run A:
// CORDIC
module CORDIC #(parameter integer W = 32)
(
    input wire clk,
    input wire start,
    input wire signed [31:0] x,
    input wire signed [31:0] y,
    output wire signed [W-1:0]phi,
    output wire done
);
Settings: LEC_CHECK=0, CAP_MARGIN=20, CORE_MARGIN=2, CORE_UTILIZATION=66, CTS_CLUSTER_DIAMETER=33, MAX_ROUTING_LAYER=met4, SETUP_SLACK_MARGIN=1.57, SLEW_MARGIN=20; clock period 6.4 ns.
run.sh (not shown) runs the stock make flow with config.mk's settings and CLKGATE_MAP_FILE=.
Finished, but not clean: run A, with setup timing.
## Diff of input files: run B against run A
- MAX_ROUTING_LAYER: met4 -> unset
- CTS_CLUSTER_DIAMETER: 33 -> unset
- SETUP_SLACK_MARGIN: 1.57 -> unset
- CORE_UTILIZATION: 66 -> 40
- the clock period (ns, I/O delays scaled along): 6.4 -> 7.5
Notes after the runs:
From run A to run B the numbers moved as follows: number of buffers inserted to repair setup after CTS saw a decrease, reg2reg setup slack grew by 560 ps, via-per-instance ratio fell by about 18%, logic depth of the worst path, buffers included up 2, logic share of the area picked up an extra 3.2 points.
Compare run B and run A | synthesis-to-finish area growth lower: run B
On worst setup slack after placement, run B does worse than run A.
No stage failed in run B, and the final checks on the layout all came back clean.
Relative to run B, the following input files were edited for run C:
- an added CTS_CLUSTER_SIZE of 100
- an added CTS_CLUSTER_DIAMETER of 167
- an added TNS_END_PERCENT of 10
- a change of CORE_UTILIZATION from 40 to 56
--- outcome ---
- Delta (run C minus run B): count of placed standard cells in the final layout, fillers left out saw a decrease; met1 layer wirelength in the final routing shows a reduction of about 13%.
diff inputs: run C => run D
- MAX_ROUTING_LAYER now met4, previously not set
- TNS_END_PERCENT no longer set, was 10
- CORE_MARGIN now 4, was 2
- MIN_ROUTING_LAYER now met2, previously not set
- CORE_UTILIZATION now 63, was 56
- CTS_CLUSTER_SIZE no longer set, was 100
- CTS_CLUSTER_DIAMETER no longer set, was 167
==> results <==
Run D: aborted in global routing (5_1_grt) (tool error)
Taking run C as the reference, in run D yosys stat chip area level, area inside the core boundary moved down, area of the die moved down.
Height of the chip (run D vs. run C) decreases by a few percent
Diff run C -> run D: final estimated routing congestion in global placement increased by 0.20 relative to the old numbers; HPWL reported at the end of detailed placement decreased by about 1.3% relative to the old numbers; die extent in x decreased by about 3.3% relative to the old numbers; xor/xnor share of the synthesized area closely matched the old numbers.
Run C has a higher number of placement rows than run D.

Starting RTL as in the previous note.
Settings: LEC_CHECK=0, ABC_AREA=1, CAP_MARGIN=0, CORE_MARGIN=2, CORE_UTILIZATION=72, CTS_CLUSTER_DIAMETER=328, CTS_CLUSTER_SIZE=100, HOLD_SLACK_MARGIN=0.3, PLACE_DENSITY_LB_ADDON=0.06, SETUP_SLACK_MARGIN=1.08, SLEW_MARGIN=20; clock period 3.72 ns.
The baseline did not get past 3_5_place_dp (DPL-0038).
Then changed:
ABC_AREA = not set   (was 1)
CAP_MARGIN = 20   (was 0)
CORE_UTILIZATION = 23   (was 72)
CTS_CLUSTER_DIAMETER = not set   (was 328)
CTS_CLUSTER_SIZE = not set   (was 100)
HOLD_SLACK_MARGIN = not set   (was 0.3)
PLACE_DENSITY_LB_ADDON = not set   (was 0.06)
SETUP_SLACK_MARGIN = not set   (was 1.08)
clock period = 7.15 ns   (was 3.72 ns; I/O delays follow)
- This time the run ran to the end with no violations
- synthesized area went up by about 0.7%
- die size went up to 3.1 times its value
- synthesized cell count went down by about 27%

The RTL this note starts from:
==> flow/design.v <==
module CORDIC #(parameter integer W = 32)
(
    input wire clk,
    input wire start,
    input wire signed [31:0] x,
    input wire signed [31:0] y,
    output wire signed [W-1:0]phi,
    output wire done
);
wire sigma;
wire signed [31:0] x_shift;
wire signed [31:0] y_shift;
reg [5:0] counter;
reg signed [31:0] x_reg;
reg signed [31:0] y_reg;
reg signed [31:0] z;
wire signed [31:0] atan_table [0:27];
assign atan_table[00] = 32'h3243f6a9; 
assign atan_table[01] = 32'h1dac6705;
assign atan_table[02] = 32'h0fadbafd;
assign atan_table[03] = 32'h07f56ea7;
assign atan_table[04] = 32'h03feab77;
assign atan_table[05] = 32'h01ffd55c;
assign atan_table[06] = 32'h00fffaab;
assign atan_table[07] = 32'h007fff55;
assign atan_table[08] = 32'h003fffeb;
assign atan_table[09] = 32'h001ffffd;
assign atan_table[10] = 32'h00100000;
assign atan_table[11] = 32'h00080000;
assign atan_table[12] = 32'h00040000;
assign atan_table[13] = 32'h00020000;
assign atan_table[14] = 32'h00010000;
assign atan_table[15] = 32'h00008000;
assign atan_table[16] = 32'h00004000;
assign atan_table[17] = 32'h00002000;
assign atan_table[18] = 32'h00001000;
assign atan_table[19] = 32'h00000800;
assign atan_table[20] = 32'h00000400;
assign atan_table[21] = 32'h00000200;
assign atan_table[22] = 32'h00000100;
assign atan_table[23] = 32'h00000080;
assign atan_table[24] = 32'h00000040;
assign atan_table[25] = 32'h00000020;
assign atan_table[26] = 32'h00000010;
assign atan_table[27] = 32'h00000008;
assign sigma = y_reg[31];
assign x_shift = y_reg >>> counter; 
assign y_shift = x_reg >>> counter; 
assign phi = z[31:31-W+1];
assign done = (counter == 28);
always @(posedge clk) begin
    if(start)begin
        x_reg <= x;
        y_reg <= y;
        z <= 0;
        counter <= 0;
    end
    else begin
        if(counter == 28) begin
            x_reg <= x_reg;
            y_reg <= y_reg;
            z <= z;
            counter <= counter;
        end
        else begin
            x_reg <= sigma ? (x_reg - x_shift) : (x_reg + x_shift);
            y_reg <= sigma ? (y_reg + y_shift) : (y_reg - y_shift);
            z <= sigma ? (z - atan_table[counter]) : (z + atan_table[counter]);
            counter <= counter + 1;
        end
    end
end
endmodule
export LEC_CHECK = 0
export CAP_MARGIN = 5
export CORE_MARGIN = 10
export CORE_UTILIZATION = 40
export GPL_ROUTABILITY_DRIVEN = 0
export PLACE_DENSITY_LB_ADDON = 0.08
export SLEW_MARGIN = 5
create_clock -name core_clock -period 11.3 [get_ports {clk}]
Rerun with:
Settings changed: CAP_MARGIN 5 to 20, CORE_MARGIN 10 to 2, CORE_UTILIZATION 40 to 63, GPL_ROUTABILITY_DRIVEN 0 to default, PLACE_DENSITY_LB_ADDON 0.08 to default, SETUP_SLACK_MARGIN from default to 1.36, SLEW_MARGIN 5 to 20.
Clock period 11.3 ns to 7.5 ns, I/O delays scaled along.
- critical path depth does not change
- routed wire length went up by 10%
- via count went up by about 14%
- design area went up by about 10%
- core utilization went up by 33 points
- area after synthesis does not change

// CORDIC: RTL as listed in full above, without the edits since
clock: 8.69 ns
lec_check: 0
cap_margin: 20
core_margin: 2
core_utilization: 72
cts_cluster_diameter: 178
cts_cluster_size: 99
setup_slack_margin: 2.59
slew_margin: 20
tns_end_percent: 5
Rerun with:
Settings changed: CORE_UTILIZATION 72 to 15, CTS_CLUSTER_DIAMETER 178 to unset, CTS_CLUSTER_SIZE 99 to unset, SETUP_SLACK_MARGIN 2.59 to unset, TNS_END_PERCENT 5 to unset.
What happened: Area after synthesis is unchanged. Die area rises to 4.7 times its value. Routed wire length grows by a few percent. Count of clock-buffer cells in the layout is unchanged.
Rerun with:
Settings changed: CORE_UTILIZATION 15 to 70, CTS_CLUSTER_DIAMETER set to 45, CTS_CLUSTER_SIZE set to 14, SETUP_SLACK_MARGIN set to 1.36.
Clock period 8.69 ns to 7.5 ns, I/O delays scaled along.
After rerunning: The new run finished clean. Non-clock buffer count went up by 110. Wire length increases by about 3%. Final cell count falls by about 30%. Sequential share of layout area goes down by 0.39 points.
Rerun with:
Settings changed: ABC_AREA set to 1, CORE_ASPECT_RATIO set to 0.5, CORE_UTILIZATION 70 to 55, CTS_CLUSTER_DIAMETER 45 to 167, CTS_CLUSTER_SIZE 14 to 100, SETUP_SLACK_MARGIN 1.36 to 0.76, TNS_END_PERCENT set to 15.
The new run finished with timing, DRC and antenna clean.
Global-route usage came out lower by 13 points.
Core utilization came out lower by 26 points.
Worst setup slack improves by 700 ps.
Routed wire length came out lower by 19%.

## JK
Starts from the design.v that is shown in full above.
clock: 11.3 ns
lec_check: 0
cap_margin: 20
core_margin: 2
core_utilization: 40
place_density: 0.36
slew_margin: 30
[inputs] MS vs JK
Settings: swapping 40 for 64 in CORE_UTILIZATION; swapping 30 for 20 in SLEW_MARGIN; clearing PLACE_DENSITY, which used to be 0.36; swapping 11.3 for 5.36 in the clock period (ns, I/O delays scaled along).
### Flow results
Comparing MS and JK, the one run not ending clean was MS.
MS: it failed during global routing (5_1_grt), and the tool reported GRT-0232.
Of MS and JK, JK shows the higher area of the chip, with MS below it.
From MS to JK, multiplexer area fraction after synthesis did not move at all.
As far as number of ports placed on the die boundary goes, MS and JK are indistinguishable; the numbers are identical.
The estimated wirelength of the detail-placed design reported for MS is greater than that of JK by 8.0%.
From JK to MS, number of instances in the synthesized netlist did not move at all.
Summary of MS over JK: synthesized chip area reported by yosys stayed essentially flat; post-CTS setup buffer count rose by 38.
NOTE: count of placed standard cells including taps in MS exceeds that of JK
In the tables for MS and JK, post-cts gate resize count reads higher with MS.
--- input diff MS..AL ---
Settings: SETUP_SLACK_MARGIN newly set to -0.5; CORE_UTILIZATION changed from 64 to 58.
### Flow results
- AL -> stages 100% | layout checks FAIL | setup timing
- Sum of net half-perimeters after detailed placement (AL vs. MS) increases by a little under 10%
- AL ended with more y dimension of the die than MS.
- STATUS die size: AL loses against MS
Inputs modified between AL and TR:
Settings: a change of CORE_UTILIZATION from 58 to 48; a deleted SETUP_SLACK_MARGIN that had been -0.5; a change of the clock period (ns, I/O delays scaled along) from 5.36 to 6.9.
Results
TR: flow completed, timing, DRC and antenna clean. On TR: final setup violation count is 48 lower than what AL gave. TR vs AL: total inserted antenna cells down in TR. Area growth from synthesis to layout: TR vs AL down 34 points. Compared with AL, TR shows instance area after placement that has gone down by more than 10%. On met1 wire length: between TR and AL, it ends up lower for AL. TR vs AL: number of violations reported at the end of detailed-routing iteration 0 down by more than a quarter.
Setup changes, TR to PW
Settings: swapping 48 for 40 in CORE_UTILIZATION; swapping 6.9 for 7.15 in the clock period (ns, I/O delays scaled along).
Findings:
- Run comparison: TR capture point of the critical path x_reg[31]; PW capture point of the critical path y_reg[31]
- For the worst slack after detailed placement, PW came in 0.26 ns higher than TR did.
- Per the comparison of PW with TR, finished layout cell area ~0 delta, total routing usage reported by global routing fell by 6.0 points, critical path depth higher.
